==> inputs of run A <==
==> flow/design.v <==
`timescale 1ns / 1ps
module alu_top(
    input             clk,
    input      [31:0] a_in,
    input      [31:0] b_in,
    input      [3:0]  aluc_in,
    output reg [31:0] r_out,
    output reg        zero_out,
    output reg        overflow_out
    );
    reg  [31:0] a_q, b_q;
    reg  [3:0]  aluc_q;
    wire [31:0] r;
    wire        zero, overflow;
    alu u_alu(.a(a_q), .b(b_q), .overflow(overflow), .zero(zero), .r(r), .aluc(aluc_q));
    always @(posedge clk) begin
        a_q          <= a_in;
        b_q          <= b_in;
        aluc_q       <= aluc_in;
        r_out        <= r;
        zero_out     <= zero;
        overflow_out <= overflow;
    end
endmodule

`timescale 1ns / 1ps
module alu(
    input [31:0]a,
    input [31:0]b,
    output overflow,
    output zero,
    output [31:0]r,
    input [3:0] aluc   
    );
    parameter Add    =    3'b000;     
    parameter Addu    =    3'b010;     
    parameter Sub    =     3'b001;     
    parameter Subu    =    3'b011;     
    parameter And    =    3'b100;     
    parameter Or    =    3'b101;     
    parameter Xor    =    3'b110;     
	 parameter Lui1    =    3'b111;     
	 wire signed [31:0] sa=a,sb=b;
	 reg [32:0]result;
always@(*)begin
        case(aluc)
            Addu: begin
                result=a+b;
            end
            Subu: begin
                result=a-b;
            end
            Add: begin
                result=sa+sb;
            end
            Sub: begin
                result=sa-sb;
            end
            And: begin
                result=a&b;
            end
            Or: begin
                result=a|b;
            end
            Xor: begin
                result=a^b;
            end
            Lui1: begin
				result = {b[15:0], 16'b0};
				end
            default:
                result=a+b;
        endcase
    end
    assign r=result[31:0];
    assign zero=(r==32'b0)?1:0;
    assign overflow=result[32];
endmodule
==> flow/run.sh <==
#!/bin/bash
# the make line also repeats each setting of config.mk as NAME=value (left out here)
make -C /OpenROAD-flow-scripts/flow DESIGN_CONFIG=/design/flow/config.mk WORK_HOME=/design/flow/orfs CLKGATE_MAP_FILE= finish
==> flow/config.mk <==
export PLATFORM = sky130hd
export DESIGN_NAME = alu_top
export DESIGN_NICKNAME = alu_top
export VERILOG_FILES = /design/flow/design.v
export SDC_FILE = /design/flow/constraint.sdc
export NUM_CORES = 4
export LEC_CHECK = 0
export ABC_AREA = 1
export CAP_MARGIN = 20
export CELL_PAD_IN_SITES_DETAIL_PLACEMENT = 1
export CELL_PAD_IN_SITES_GLOBAL_PLACEMENT = 1
export CORE_ASPECT_RATIO = 0.72
export CORE_MARGIN = 7
export CORE_UTILIZATION = 29
export GPL_ROUTABILITY_DRIVEN = 0
export HOLD_SLACK_MARGIN = -0.08
export MIN_ROUTING_LAYER = met2
export PLACE_DENSITY_LB_ADDON = 0.19
export SETUP_SLACK_MARGIN = 1.26
export SLEW_MARGIN = 40
==> flow/constraint.sdc <==
create_clock -name core_clock -period 4.31 [get_ports {clk}]
set_input_delay 0.8620 -clock core_clock [delete_from_list [all_inputs] [get_ports {clk}]]
set_output_delay 0.8620 -clock core_clock [all_outputs]
set_load 0.01 [all_outputs]
==> run R (differences from run A) <==
==> flow/config.mk (replaced) <==
export PLATFORM = sky130hd
export DESIGN_NAME = alu_top
export DESIGN_NICKNAME = alu_top
export VERILOG_FILES = /design/flow/design.v
export SDC_FILE = /design/flow/constraint.sdc
export NUM_CORES = 4
export LEC_CHECK = 0
export CAP_MARGIN = 20
export CORE_MARGIN = 2
export CORE_UTILIZATION = 72
export CTS_CLUSTER_DIAMETER = 62
export PLACE_DENSITY = 0.66
export SLEW_MARGIN = 20
==> flow/constraint.sdc (replaced) <==
create_clock -name core_clock -period 5.73 [get_ports {clk}]
set_input_delay 1.1460 -clock core_clock [delete_from_list [all_inputs] [get_ports {clk}]]
set_output_delay 1.1460 -clock core_clock [all_outputs]
set_load 0.01 [all_outputs]
==> impl_metrics.env <==
# flow metrics
export IMPL_yosysSeqAreaShare_pct=19.83
export IMPL_cp_required_ps=4660
export IMPL_outcome="no timing/DRC/antenna violations"
export IMPL_sh_seq_area_pct=13.46
export IMPL_avgRoutedWirePerCell_um=23.28
export IMPL_comb_area_share_pct=60.23
export IMPL_yosys_area_top_type_share_pct=19.83
export IMPL_dpl_cell_count=2313
export IMPL_clk_pin_slew_worst_paths_ps=80
(the above is from run A)
==> impl_metrics.env <==
# flow metrics
export IMPL_yosysSeqAreaShare_pct=22.30
export IMPL_chipArea_um2=13640
export IMPL_outcome="finished with violations"
export IMPL_dpl_cell_count=1377
export IMPL_clk_pin_slew_worst_paths_ps=90
export IMPL_violations="negative setup slack"
export IMPL_cp_required_ps=6040
export IMPL_yosys_area_top_type_share_pct=22.30
export IMPL_comb_area_share_pct=61.36
export IMPL_finalWorstSetupSlack_ps=-71.53
export IMPL_avgRoutedWirePerCell_um=23.23
export IMPL_setup_viol=1
export IMPL_cp_num_cells=19
(the above is from run R)

* * *

==> exp/fjord <==
// alu_top: RTL as listed in full above, without the edits since
==> flow/config.mk <==
export PLATFORM = sky130hd
export DESIGN_NAME = alu_top
export DESIGN_NICKNAME = alu_top
export VERILOG_FILES = /design/flow/design.v
export SDC_FILE = /design/flow/constraint.sdc
export NUM_CORES = 4
export LEC_CHECK = 0
export CAP_MARGIN = 40
export CORE_MARGIN = 2
export CORE_UTILIZATION = 72
export CTS_CLUSTER_DIAMETER = 93
export CTS_CLUSTER_SIZE = 20
export PLACE_DENSITY = 0.4
export SLEW_MARGIN = 20
==> flow/constraint.sdc <==
create_clock -name core_clock -period 5.5 [get_ports {clk}]
set_input_delay 1.1000 -clock core_clock [delete_from_list [all_inputs] [get_ports {clk}]]
set_output_delay 1.1000 -clock core_clock [all_outputs]
set_load 0.01 [all_outputs]
run.sh (not shown) runs the stock make flow with config.mk's settings and CLKGATE_MAP_FILE=.
==> inputs of exp/zinc, as changes to exp/fjord <==
Settings changed: CAP_MARGIN 40 to 20, CORE_UTILIZATION 72 to 71, CTS_CLUSTER_DIAMETER 93 to not set, CTS_CLUSTER_SIZE 20 to 15, HOLD_SLACK_MARGIN set to -0.1, PLACE_DENSITY 0.4 to not set, PLACE_DENSITY_LB_ADDON set to 0.24, SETUP_SLACK_MARGIN set to -0.41.
==> flow/constraint.sdc (replaced) <==
create_clock -name core_clock -period 4.71 [get_ports {clk}]
set_input_delay 0.9420 -clock core_clock [delete_from_list [all_inputs] [get_ports {clk}]]
set_output_delay 0.9420 -clock core_clock [all_outputs]
set_load 0.01 [all_outputs]
==> inputs of exp/nickel, as changes to exp/fjord <==
Settings changed: CAP_MARGIN 40 to 20, CORE_ASPECT_RATIO set to 0.5, CORE_MARGIN 2 to 8, CORE_UTILIZATION 72 to 58, CTS_CLUSTER_DIAMETER 93 to not set, CTS_CLUSTER_SIZE 20 to not set, PLACE_DENSITY 0.4 to not set, TNS_END_PERCENT set to 5.
==> flow/constraint.sdc (replaced) <==
create_clock -name core_clock -period 6.0 [get_ports {clk}]
set_input_delay 1.2000 -clock core_clock [delete_from_list [all_inputs] [get_ports {clk}]]
set_output_delay 1.2000 -clock core_clock [all_outputs]
set_load 0.01 [all_outputs]
==> results <==
- exp/nickel completed with no timing, DRC or antenna violations. exp/fjord completed, yet does not pass: negative setup slack. exp/zinc ended with an error in 4_1_cts (DPL-0038).
- Of exp/nickel and exp/zinc, exp/nickel has the higher die size (gap 47%, measured against exp/zinc).
- Of exp/nickel and exp/fjord, exp/fjord has the higher first-iteration DRC count (gap 48%, measured against exp/fjord).
- Between exp/fjord and exp/nickel, the lower non-clock buffer count is in exp/nickel (gap 32).
- Power: exp/nickel is lower than exp/fjord (9.6%).
- Global-route usage: exp/fjord is higher than exp/nickel (19 points).
- Of exp/nickel and exp/fjord, exp/nickel has the higher setup slack (gap 0.46 ns).
- Synthesized cell count is the same in exp/fjord and exp/zinc.
- Of exp/fjord and exp/nickel, exp/fjord has the higher combinational power (gap about 20%, measured against exp/nickel).

* * *

==> try-tundra <==
// alu_top: RTL as listed in full above, without the edits since
make LEC_CHECK=0 CAP_MARGIN=20 CORE_MARGIN=2 CORE_UTILIZATION=40 GPL_ROUTABILITY_DRIVEN=1 GPL_TIMING_DRIVEN=0 PLACE_DENSITY_LB_ADDON=0.12 SLEW_MARGIN=35 finish   # period 6.54 ns
==> try-sierra: changes against try-tundra <==
Settings changed: CAP_MARGIN 20 to 40, CORE_UTILIZATION 40 to 72, CTS_CLUSTER_DIAMETER from default to 51, CTS_CLUSTER_SIZE from default to 23, GPL_ROUTABILITY_DRIVEN 1 to default, GPL_TIMING_DRIVEN 0 to default, PLACE_DENSITY from default to 0.67, PLACE_DENSITY_LB_ADDON 0.12 to default, SLEW_MARGIN 35 to 20.
==> flow/constraint.sdc (replaced) <==
create_clock -name core_clock -period 5.42 [get_ports {clk}]
set_input_delay 1.0840 -clock core_clock [delete_from_list [all_inputs] [get_ports {clk}]]
set_output_delay 1.0840 -clock core_clock [all_outputs]
set_load 0.01 [all_outputs]
==> results <==
| item | try-sierra | try-tundra |
|---|---|---|
| Run status | finished with violations | no timing/DRC/antenna violations |
| Reasons for failing layout checks | negative setup slack | - |
| Area fraction of clock buffers and clock inverters | 2.60% | 2.65% |
| Largest driver fanout on the critical path | 4 | 10 |
| Placed cell areas | 10700 um2 | 10500 um2 |
| Total Neg Setup Slack | -0.223 ns | 0 ns |
| Signal buf overhead | 14.3% | 11.6% |
| Critical Path AT | 5.95 ns | 6.63 ns |
| Width of the die | 117 um | 155 um |
| Flop pwr share | 32.3% | 33.6% |
| Seq group | 0.902 mW | 0.749 mW |
| Placed wire-length estimate | 23.5 mm | 25.7 mm |
| Router iterations before antenna repair | 10 | 5 |
| Clock power share | 23.7% | 24.5% |

* * *

==> job 4447 <==
Starts from the design.v that is shown in full above.
clock: 5.42 ns
lec_check: 0
cap_margin: 0
core_margin: 2
core_utilization: 72
cts_cluster_diameter: 51
cts_cluster_size: 37
place_density: 0.67
slew_margin: 20
==> job 9965: changes against job 4447 <==
==> flow/config.mk (replaced) <==
export PLATFORM = sky130hd
export DESIGN_NAME = alu_top
export DESIGN_NICKNAME = alu_top
export VERILOG_FILES = /design/flow/design.v
export SDC_FILE = /design/flow/constraint.sdc
export NUM_CORES = 4
export LEC_CHECK = 0
export CAP_MARGIN = 20
export CORE_MARGIN = 2
export CORE_UTILIZATION = 20
export SLEW_MARGIN = 20
==> flow/constraint.sdc (replaced) <==
create_clock -name core_clock -period 5.73 [get_ports {clk}]
set_input_delay 1.1460 -clock core_clock [delete_from_list [all_inputs] [get_ports {clk}]]
set_output_delay 1.1460 -clock core_clock [all_outputs]
set_load 0.01 [all_outputs]
==> comparison table <==
item	job 9965	job 4447
Outcome	no timing/DRC/antenna violations	finished with violations
Layout check failures	-	negative setup slack
Part of the power in the clock network	24.5%	23.7%
Share of the final layout cell area in sequential cells	17.4%	18.3%
Power consumed by combinational cells	1.16 mW	1.22 mW
Reg-to-reg setup timing slack	0.18 ns	-0.22 ns
Site row count	78	41
Largest fanout of any net on the critical path	6	4
Switching Share	39.0%	38.5%
Non-clock buffer count	167	179
Pin count of the biggest net entering global routing	39	38
Tool warnings	59	63
Crit path required time	6.07 ns	5.72 ns
Buf/Inv on CP	2	1
Clock tree cell share of total cell area	2.64%	2.60%
CTS resizes	2	13
Pre-placement core utilization	20.2%	73.2%
Share of total power in combinational logic	43.3%	43.9%
Routed met3 length	1850 um	4870 um
Power is estimated from default activity; no workload was simulated.
